==> inputs of amber <==
// rrc_filter
module rrc_filter #(
	parameter WIDTH = 9
)(
	input logic clk,
	input logic rst,
	input logic signed [WIDTH-1:0] filter_in,
	output logic signed [WIDTH-1:0] filter_out
);
export LEC_CHECK = 0
export ABC_AREA = 1
export CAP_MARGIN = 20
export CORE_MARGIN = 2
export CORE_UTILIZATION = 72
export CTS_CLUSTER_DIAMETER = 205
export CTS_CLUSTER_SIZE = 25
export HOLD_SLACK_MARGIN = 0.28
export PLACE_DENSITY_LB_ADDON = 0.05
export SETUP_SLACK_MARGIN = 1.75
export SLEW_MARGIN = 20
create_clock -name core_clock -period 5.92 [get_ports {clk}]
run.sh (not shown) runs the stock make flow with config.mk's settings and CLKGATE_MAP_FILE=.
==> inputs of onyx, as changes to amber <==
==> flow/config.mk (replaced) <==
export PLATFORM = sky130hd
export DESIGN_NAME = rrc_filter
export DESIGN_NICKNAME = rrc_filter
export VERILOG_FILES = /design/flow/design.v
export SDC_FILE = /design/flow/constraint.sdc
export NUM_CORES = 4
export LEC_CHECK = 0
export CAP_MARGIN = 20
export CORE_MARGIN = 2
export CORE_UTILIZATION = 40
export SLEW_MARGIN = 20
==> flow/constraint.sdc (replaced) <==
create_clock -name core_clock -period 10.5 [get_ports {clk}]
set_input_delay 2.1000 -clock core_clock [delete_from_list [all_inputs] [get_ports {clk}]]
set_output_delay 2.1000 -clock core_clock [all_outputs]
set_load 0.01 [all_outputs]
==> inputs of delta, as changes to amber <==
--- a/flow/config.mk
+++ b/flow/config.mk
@@ -10,8 +10,6 @@
 export CORE_MARGIN = 2
 export CORE_UTILIZATION = 72
-export CTS_CLUSTER_DIAMETER = 205
-export CTS_CLUSTER_SIZE = 25
-export HOLD_SLACK_MARGIN = 0.28
-export PLACE_DENSITY_LB_ADDON = 0.05
-export SETUP_SLACK_MARGIN = 1.75
+export CTS_CLUSTER_SIZE = 15
+export PLACE_DENSITY_LB_ADDON = 0.16
+export SETUP_SLACK_MARGIN = 1.65
 export SLEW_MARGIN = 20
==> flow/constraint.sdc (replaced) <==
create_clock -name core_clock -period 10.3 [get_ports {clk}]
set_input_delay 2.0600 -clock core_clock [delete_from_list [all_inputs] [get_ports {clk}]]
set_output_delay 2.0600 -clock core_clock [all_outputs]
set_load 0.01 [all_outputs]
==> summary of the runs <==
delta finished clean. onyx ran to the end with no violations. amber reached the layout checks and failed them: negative setup slack.
First-iteration DRC count: delta is smaller than amber (30%).
Synthesized area is the same in delta and amber.
In sequential cell count, delta and amber do not differ.
==> figures <==
quantity	amber	onyx	delta
Worst setup path endpoint	filter_out[2]$_DFF_PP0_	filter_out[5]$_DFF_PP0_	filter_out[4]$_DFF_PP0_
Register share after synthesis	28.0%	28.3%	28.0%
Area share of the largest cell type after synthesis	31.8%	32.2%	31.8%
Reg-to-reg critical path endpoint	filter_out[2]$_DFF_PP0_	filter_out[5]$_DFF_PP0_	filter_out[4]$_DFF_PP0_
Run status	failed layout checks	timing/DRC/antenna clean	timing/DRC/antenna clean
Layout check failures	negative setup slack	-	-
R2R cell count	40	34	42
Critical-path cell with the highest stage delay	sky130_fd_sc_hd__fa_2	sky130_fd_sc_hd__fa_1	sky130_fd_sc_hd__fa_1
Number of DRC markers in iteration 0	1178	837	829

========
==> run C <==
==> flow/design.v <==
`timescale 1ns / 1ps
module rrc_filter #(
	parameter WIDTH = 9
)(
	input logic clk,
	input logic rst,
	input logic signed [WIDTH-1:0] filter_in,
	output logic signed [WIDTH-1:0] filter_out
);
	logic signed [WIDTH-1:0] shift_reg_out [0:31];
	logic signed [2*WIDTH-1:0] mul_sum [0:32];
	logic signed [23:0] acc_sum;
	integer i;
	always @(posedge clk or posedge rst) begin
		if(rst) begin
			for(i = 0; i < 32; i=i+1) begin
				shift_reg_out[i] <= 9'b0;
			end
		end
		else begin
			shift_reg_out[0] <= filter_in;
			for(i = 0; i < 31; i=i+1) begin
				shift_reg_out[i+1] <= shift_reg_out[i];
			end
		end
	end
	multiplier_9b #(.WIDTH(9)) MUL0(.mul_in(filter_in), .coefficient(9'd0), .mul_out(mul_sum[0]));
	multiplier_9b #(.WIDTH(9)) MUL1(.mul_in(shift_reg_out[0]), .coefficient(-9'd1), .mul_out(mul_sum[1]));
	multiplier_9b #(.WIDTH(9)) MUL2(.mul_in(shift_reg_out[1]), .coefficient(9'd1),.mul_out(mul_sum[2]));
	multiplier_9b #(.WIDTH(9)) MUL3(.mul_in(shift_reg_out[2]), .coefficient(9'd0),.mul_out(mul_sum[3]));
	multiplier_9b #(.WIDTH(9)) MUL4(.mul_in(shift_reg_out[3]), .coefficient(-9'd1),.mul_out(mul_sum[4]));
	multiplier_9b #(.WIDTH(9)) MUL5(.mul_in(shift_reg_out[4]), .coefficient(9'd2),.mul_out(mul_sum[5]));
	multiplier_9b #(.WIDTH(9)) MUL6(.mul_in(shift_reg_out[5]), .coefficient(9'd0),.mul_out(mul_sum[6]));
	multiplier_9b #(.WIDTH(9)) MUL7(.mul_in(shift_reg_out[6]), .coefficient(-9'd2),.mul_out(mul_sum[7]));
	multiplier_9b #(.WIDTH(9)) MUL8(.mul_in(shift_reg_out[7]), .coefficient(9'd2),.mul_out(mul_sum[8]));
	multiplier_9b #(.WIDTH(9)) MUL9(.mul_in(shift_reg_out[8]), .coefficient(9'd0),.mul_out(mul_sum[9]));
	multiplier_9b #(.WIDTH(9)) MUL10(.mul_in(shift_reg_out[9]), .coefficient(-9'd6),.mul_out(mul_sum[10]));
	multiplier_9b #(.WIDTH(9)) MUL11(.mul_in(shift_reg_out[10]), .coefficient(9'd8),.mul_out(mul_sum[11]));
	multiplier_9b #(.WIDTH(9)) MUL12(.mul_in(shift_reg_out[11]), .coefficient(9'd10),.mul_out(mul_sum[12]));
	multiplier_9b #(.WIDTH(9)) MUL13(.mul_in(shift_reg_out[12]), .coefficient(-9'd28),.mul_out(mul_sum[13]));
	multiplier_9b #(.WIDTH(9)) MUL14(.mul_in(shift_reg_out[13]), .coefficient(-9'd14),.mul_out(mul_sum[14]));
	multiplier_9b #(.WIDTH(9)) MUL15(.mul_in(shift_reg_out[14]), .coefficient(9'd111),.mul_out(mul_sum[15]));
	multiplier_9b #(.WIDTH(9)) MUL16(.mul_in(shift_reg_out[15]), .coefficient(9'd196),.mul_out(mul_sum[16]));
	multiplier_9b #(.WIDTH(9)) MUL17(.mul_in(shift_reg_out[16]), .coefficient(9'd111),.mul_out(mul_sum[17]));
	multiplier_9b #(.WIDTH(9)) MUL18(.mul_in(shift_reg_out[17]), .coefficient(-9'd14),.mul_out(mul_sum[18]));
	multiplier_9b #(.WIDTH(9)) MUL19(.mul_in(shift_reg_out[18]), .coefficient(-9'd28),.mul_out(mul_sum[19]));
	multiplier_9b #(.WIDTH(9)) MUL20(.mul_in(shift_reg_out[19]), .coefficient(9'd10),.mul_out(mul_sum[20]));
	multiplier_9b #(.WIDTH(9)) MUL21(.mul_in(shift_reg_out[20]), .coefficient(9'd8),.mul_out(mul_sum[21]));
	multiplier_9b #(.WIDTH(9)) MUL22(.mul_in(shift_reg_out[21]), .coefficient(-9'd6),.mul_out(mul_sum[22]));
	multiplier_9b #(.WIDTH(9)) MUL23(.mul_in(shift_reg_out[22]), .coefficient(9'd0),.mul_out(mul_sum[23]));
	multiplier_9b #(.WIDTH(9)) MUL24(.mul_in(shift_reg_out[23]), .coefficient(9'd2),.mul_out(mul_sum[24]));
	multiplier_9b #(.WIDTH(9)) MUL25(.mul_in(shift_reg_out[24]), .coefficient(-9'd2),.mul_out(mul_sum[25]));
	multiplier_9b #(.WIDTH(9)) MUL26(.mul_in(shift_reg_out[25]), .coefficient(9'd0),.mul_out(mul_sum[26]));
	multiplier_9b #(.WIDTH(9)) MUL27(.mul_in(shift_reg_out[26]), .coefficient(9'd2),.mul_out(mul_sum[27]));
	multiplier_9b #(.WIDTH(9)) MUL28(.mul_in(shift_reg_out[27]), .coefficient(-9'd1),.mul_out(mul_sum[28]));
	multiplier_9b #(.WIDTH(9)) MUL29(.mul_in(shift_reg_out[28]), .coefficient(9'd0),.mul_out(mul_sum[29]));
	multiplier_9b #(.WIDTH(9)) MUL30(.mul_in(shift_reg_out[29]), .coefficient(9'd1),.mul_out(mul_sum[30]));
	multiplier_9b #(.WIDTH(9)) MUL31(.mul_in(shift_reg_out[30]), .coefficient(-9'd1),.mul_out(mul_sum[31]));
	multiplier_9b #(.WIDTH(9)) MUL32(.mul_in(shift_reg_out[31]), .coefficient(9'd0),.mul_out(mul_sum[32]));
	always_comb begin : accumulate_sum
		acc_sum = mul_sum[0] + mul_sum[1] + mul_sum[2] + mul_sum[3] + mul_sum[4] + 
		mul_sum[5] + mul_sum[6] + mul_sum[7] + mul_sum[8] + mul_sum[9] + 
		mul_sum[10] + mul_sum[11] + mul_sum[12] + mul_sum[13] + mul_sum[14] + 
		mul_sum[15] + mul_sum[16] + mul_sum[17] + mul_sum[18] + mul_sum[19] + 
		mul_sum[20] + mul_sum[21] + mul_sum[22] + mul_sum[23] + mul_sum[24] + 
		mul_sum[25] + mul_sum[26] + mul_sum[27] + mul_sum[28] + mul_sum[29] + 
		mul_sum[30] + mul_sum[31] + mul_sum[32];  
	end
	logic signed [15:0] trunc_frac_sum;
	assign trunc_frac_sum = acc_sum[23:8];
	always_ff @( posedge clk or posedge rst ) begin : blockName
		if(rst) begin
			filter_out <= 0;
		end
		else if(trunc_frac_sum > 255) begin
			filter_out <= 255;
		end
		else if(trunc_frac_sum < -256) begin
			filter_out <= -256;
		end
		else begin
			filter_out <= trunc_frac_sum;
		end
	end
endmodule
module multiplier_9b #(
	parameter WIDTH = 9
)(
	input logic signed [WIDTH-1:0] mul_in,
	input logic signed [WIDTH-1:0] coefficient,
	output logic signed [2*WIDTH-1:0] mul_out
);
	assign mul_out = mul_in * coefficient;
endmodule
==> flow/run.sh <==
#!/bin/bash
# the make line also repeats each setting of config.mk as NAME=value (left out here)
make -C /OpenROAD-flow-scripts/flow DESIGN_CONFIG=/design/flow/config.mk WORK_HOME=/design/flow/orfs CLKGATE_MAP_FILE= finish
==> flow/config.mk <==
export PLATFORM = sky130hd
export DESIGN_NAME = rrc_filter
export DESIGN_NICKNAME = rrc_filter
export VERILOG_FILES = /design/flow/design.v
export SDC_FILE = /design/flow/constraint.sdc
export NUM_CORES = 4
export LEC_CHECK = 0
export CAP_MARGIN = 0
export CELL_PAD_IN_SITES_GLOBAL_PLACEMENT = 1
export CORE_MARGIN = 7
export CORE_UTILIZATION = 40
export CTS_CLUSTER_DIAMETER = 51
export GPL_TIMING_DRIVEN = 0
export MAX_ROUTING_LAYER = met4
export MIN_ROUTING_LAYER = met2
export PLACE_DENSITY = 0.65
export SETUP_SLACK_MARGIN = 1.0
export SLEW_MARGIN = 0
==> flow/constraint.sdc <==
create_clock -name core_clock -period 7.0 [get_ports {clk}]
set_input_delay 1.4000 -clock core_clock [delete_from_list [all_inputs] [get_ports {clk}]]
set_output_delay 1.4000 -clock core_clock [all_outputs]
set_load 0.01 [all_outputs]
==> inputs of run F, as changes to run C <==
- CAP_MARGIN: 0 -> 20
- CELL_PAD_IN_SITES_GLOBAL_PLACEMENT: 1 -> unset
- CORE_MARGIN: 7 -> 2
- CORE_UTILIZATION: 40 -> 72
- CTS_CLUSTER_DIAMETER: 51 -> unset
- GPL_TIMING_DRIVEN: 0 -> unset
- MAX_ROUTING_LAYER: met4 -> unset
- MIN_ROUTING_LAYER: met2 -> unset
- PLACE_DENSITY: 0.65 -> unset
- PLACE_DENSITY_LB_ADDON: unset -> 0.18
- SETUP_SLACK_MARGIN: 1.0 -> 1.51
- SLEW_MARGIN: 0 -> 20
==> flow/constraint.sdc (replaced) <==
create_clock -name core_clock -period 10.5 [get_ports {clk}]
set_input_delay 2.1000 -clock core_clock [delete_from_list [all_inputs] [get_ports {clk}]]
set_output_delay 2.1000 -clock core_clock [all_outputs]
set_load 0.01 [all_outputs]
==> inputs of run P, as changes to run C <==
- CAP_MARGIN: 0 -> 20
- CELL_PAD_IN_SITES_GLOBAL_PLACEMENT: 1 -> unset
- CORE_MARGIN: 7 -> 2
- CORE_UTILIZATION: 40 -> 72
- CTS_CLUSTER_DIAMETER: 51 -> unset
- GPL_TIMING_DRIVEN: 0 -> unset
- MAX_ROUTING_LAYER: met4 -> unset
- MIN_ROUTING_LAYER: met2 -> unset
- PLACE_DENSITY: 0.65 -> unset
- SETUP_SLACK_MARGIN: 1.0 -> unset
- SLEW_MARGIN: 0 -> 20
==> flow/constraint.sdc (replaced) <==
create_clock -name core_clock -period 11.6 [get_ports {clk}]
set_input_delay 2.3200 -clock core_clock [delete_from_list [all_inputs] [get_ports {clk}]]
set_output_delay 2.3200 -clock core_clock [all_outputs]
set_load 0.01 [all_outputs]
==> inputs of run Z, as changes to run C <==
- CAP_MARGIN: 0 -> 20
- CELL_PAD_IN_SITES_GLOBAL_PLACEMENT: 1 -> unset
- CORE_MARGIN: 7 -> 2
- CORE_UTILIZATION: 40 -> 38
- CTS_CLUSTER_DIAMETER: 51 -> unset
- GPL_TIMING_DRIVEN: 0 -> unset
- MAX_ROUTING_LAYER: met4 -> unset
- MIN_ROUTING_LAYER: met2 -> unset
- PLACE_DENSITY: 0.65 -> unset
- SETUP_SLACK_MARGIN: 1.0 -> unset
- SLEW_MARGIN: 0 -> 20
==> flow/constraint.sdc (replaced) <==
create_clock -name core_clock -period 10.2 [get_ports {clk}]
set_input_delay 2.0400 -clock core_clock [delete_from_list [all_inputs] [get_ports {clk}]]
set_output_delay 2.0400 -clock core_clock [all_outputs]
set_load 0.01 [all_outputs]
==> flow_metrics.py <==
# Metrics from the implementation run
metrics = {
    "final_timing": {
        "worst_slack_ns": -2.95,
        "finalSetupViolations": 9,
    },
    "setup_path": {
        "path_depth": 41,
    },
    "outcome": {
        "so_faults": "negative setup slack",
        "status": "failed layout checks",
    },
    "global_route": {
        "busiest_layer": "met3",
    },
}
[end of results for run C]
==> flow_metrics.py <==
# Metrics from the implementation run
metrics = {
    "setup_path": {
        "cp.buffers_inverters": 5,
        "path_depth": 34,
    },
    "outcome": {
        "status": "timing/DRC/antenna clean",
    },
    "global_route": {
        "busiest_layer": "met2",
    },
    "final_layout": {
        "seq_share_pct": 26.3,
    },
    "final_timing": {
        "worst_slack_ns": 0.813,
    },
    "cts": {
        "cts_num_sinks": 288,
    },
}
[end of results for run P]
==> flow_metrics.py <==
# Metrics from the implementation run
metrics = {
    "final_layout": {
        "layout.nets": 3050,
    },
    "setup_path": {
        "path_depth": 37,
    },
    "final_timing": {
        "worst_slack_ns": 0.305,
        "finalSetupViolations": 0,
    },
    "global_route": {
        "grt_pass1_wl_um": 88500,
        "busiest_layer": "met2",
    },
    "outcome": {
        "status": "timing/DRC/antenna clean",
    },
}
[end of results for run Z]
==> flow_metrics.py <==
# Metrics from the implementation run
metrics = {
    "yosys": {
        "synthArstFlopShare_pct": 100,
        "yosysSeqAreaShare_pct": 28.3,
    },
    "detailed_routing": {
        "met3_length_um": 2940,
    },
    "global_route": {
        "busiest_layer": "met2",
    },
    "outcome": {
        "status": "timing/DRC/antenna clean",
    },
    "final_timing": {
        "finalSetupViolations": 0,
    },
}
[end of results for run F]

========
==> inputs of v3 <==
Starts from the design.v that is shown in full above.
export LEC_CHECK = 0
export ABC_AREA = 1
export CAP_MARGIN = 20
export CORE_MARGIN = 2
export CORE_UTILIZATION = 72
export CTS_CLUSTER_DIAMETER = 200
export PLACE_DENSITY_LB_ADDON = 0.04
export SETUP_SLACK_MARGIN = -0.56
export SLEW_MARGIN = 20
create_clock -name core_clock -period 5.65 [get_ports {clk}]
==> inputs of v20, as changes to v3 <==
Settings changed: CORE_ASPECT_RATIO set to 0.5, PLACE_DENSITY_LB_ADDON 0.04 to 0.18, SETUP_SLACK_MARGIN -0.56 to 1.51.
==> flow/constraint.sdc (replaced) <==
create_clock -name core_clock -period 8.07 [get_ports {clk}]
set_input_delay 1.6140 -clock core_clock [delete_from_list [all_inputs] [get_ports {clk}]]
set_output_delay 1.6140 -clock core_clock [all_outputs]
set_load 0.01 [all_outputs]
==> inputs of v27, as changes to v3 <==
Settings changed: CAP_MARGIN 20 to 30, CELL_PAD_IN_SITES_DETAIL_PLACEMENT set to 2, CELL_PAD_IN_SITES_GLOBAL_PLACEMENT set to 0, CORE_ASPECT_RATIO set to 0.54, CORE_MARGIN 2 to 9, CORE_UTILIZATION 72 to 40, CTS_CLUSTER_DIAMETER 200 to unset, CTS_CLUSTER_SIZE set to 31, GPL_ROUTABILITY_DRIVEN set to 0, GPL_TIMING_DRIVEN set to 0, MIN_ROUTING_LAYER set to met1, PLACE_DENSITY_LB_ADDON 0.04 to unset, SETUP_SLACK_MARGIN -0.56 to unset.
==> flow/constraint.sdc (replaced) <==
create_clock -name core_clock -period 10.5 [get_ports {clk}]
set_input_delay 2.1000 -clock core_clock [delete_from_list [all_inputs] [get_ports {clk}]]
set_output_delay 2.1000 -clock core_clock [all_outputs]
set_load 0.01 [all_outputs]
==> inputs of v38, as changes to v3 <==
Settings changed: CORE_UTILIZATION 72 to 45, CTS_CLUSTER_DIAMETER 200 to unset, GPL_ROUTABILITY_DRIVEN set to 1, PLACE_DENSITY_LB_ADDON 0.04 to 0.23, SETUP_SLACK_MARGIN -0.56 to -0.28, SLEW_MARGIN 20 to 15.
==> flow/constraint.sdc (replaced) <==
create_clock -name core_clock -period 5.7 [get_ports {clk}]
set_input_delay 1.1400 -clock core_clock [delete_from_list [all_inputs] [get_ports {clk}]]
set_output_delay 1.1400 -clock core_clock [all_outputs]
set_load 0.01 [all_outputs]
==> results <==
quantity	v20	v38	v27	v3
Result of the run	finished with violations	finished with violations	finished with violations	finished with violations
Violated checks	setup timing	setup timing	setup timing	setup timing
Count of warning messages emitted by the tools	66	68	64	67
Hold path startpoint	shift_reg_out[8][6]	shift_reg_out[5][3]	shift_reg_out[22][3]	shift_reg_out[8][4]
Overall Global Routing Usage	39.6%	22.6%	28.2%	44.2%
GR Layer Usage met2	63.1%	37.0%	48.1%	74.3%
Core Density at Floorplan	73.8%	45.5%	41.0%	72.7%
Total of clock buffers placed in the layout	35	48	31	39
Initial antenna violation count	0	0	2	1
Count of non-CTS buffers in the layout	276	501	57	462
Vertical extent of the die	138 um	243 um	204 um	193 um
Setup ws final	-1.29 ns	-3.47 ns	-0.0975 ns	-3.86 ns
Worst setup path start	shift_reg_out[14][2]	shift_reg_out[14][2]	shift_reg_out[14][2]	shift_reg_out[14][4]
Uppermost layer routed	met4	met4	met5	met4
Antenna diode instance count	0	0	2	0
Fill cell instance count of the final layout	1697	4677	6327	1342
Endpoint of the lowest-slack register-to-register path	filter_out[4]	filter_out[2]	filter_out[4]	filter_out[1]
FP Rows	48	87	67	69
Sum of negative setup slack	-11.43 ns	-30.85 ns	-0.456 ns	-34.13 ns
Maximum clock rate	107 MHz	109 MHz	94.4 MHz	105 MHz
Tap Cells	475	756	828	461
Worst hold margin	0.338 ns	0.347 ns	0.347 ns	0.333 ns
Total die size	0.0373 sq mm	0.0591 sq mm	0.0742 sq mm	0.0372 sq mm
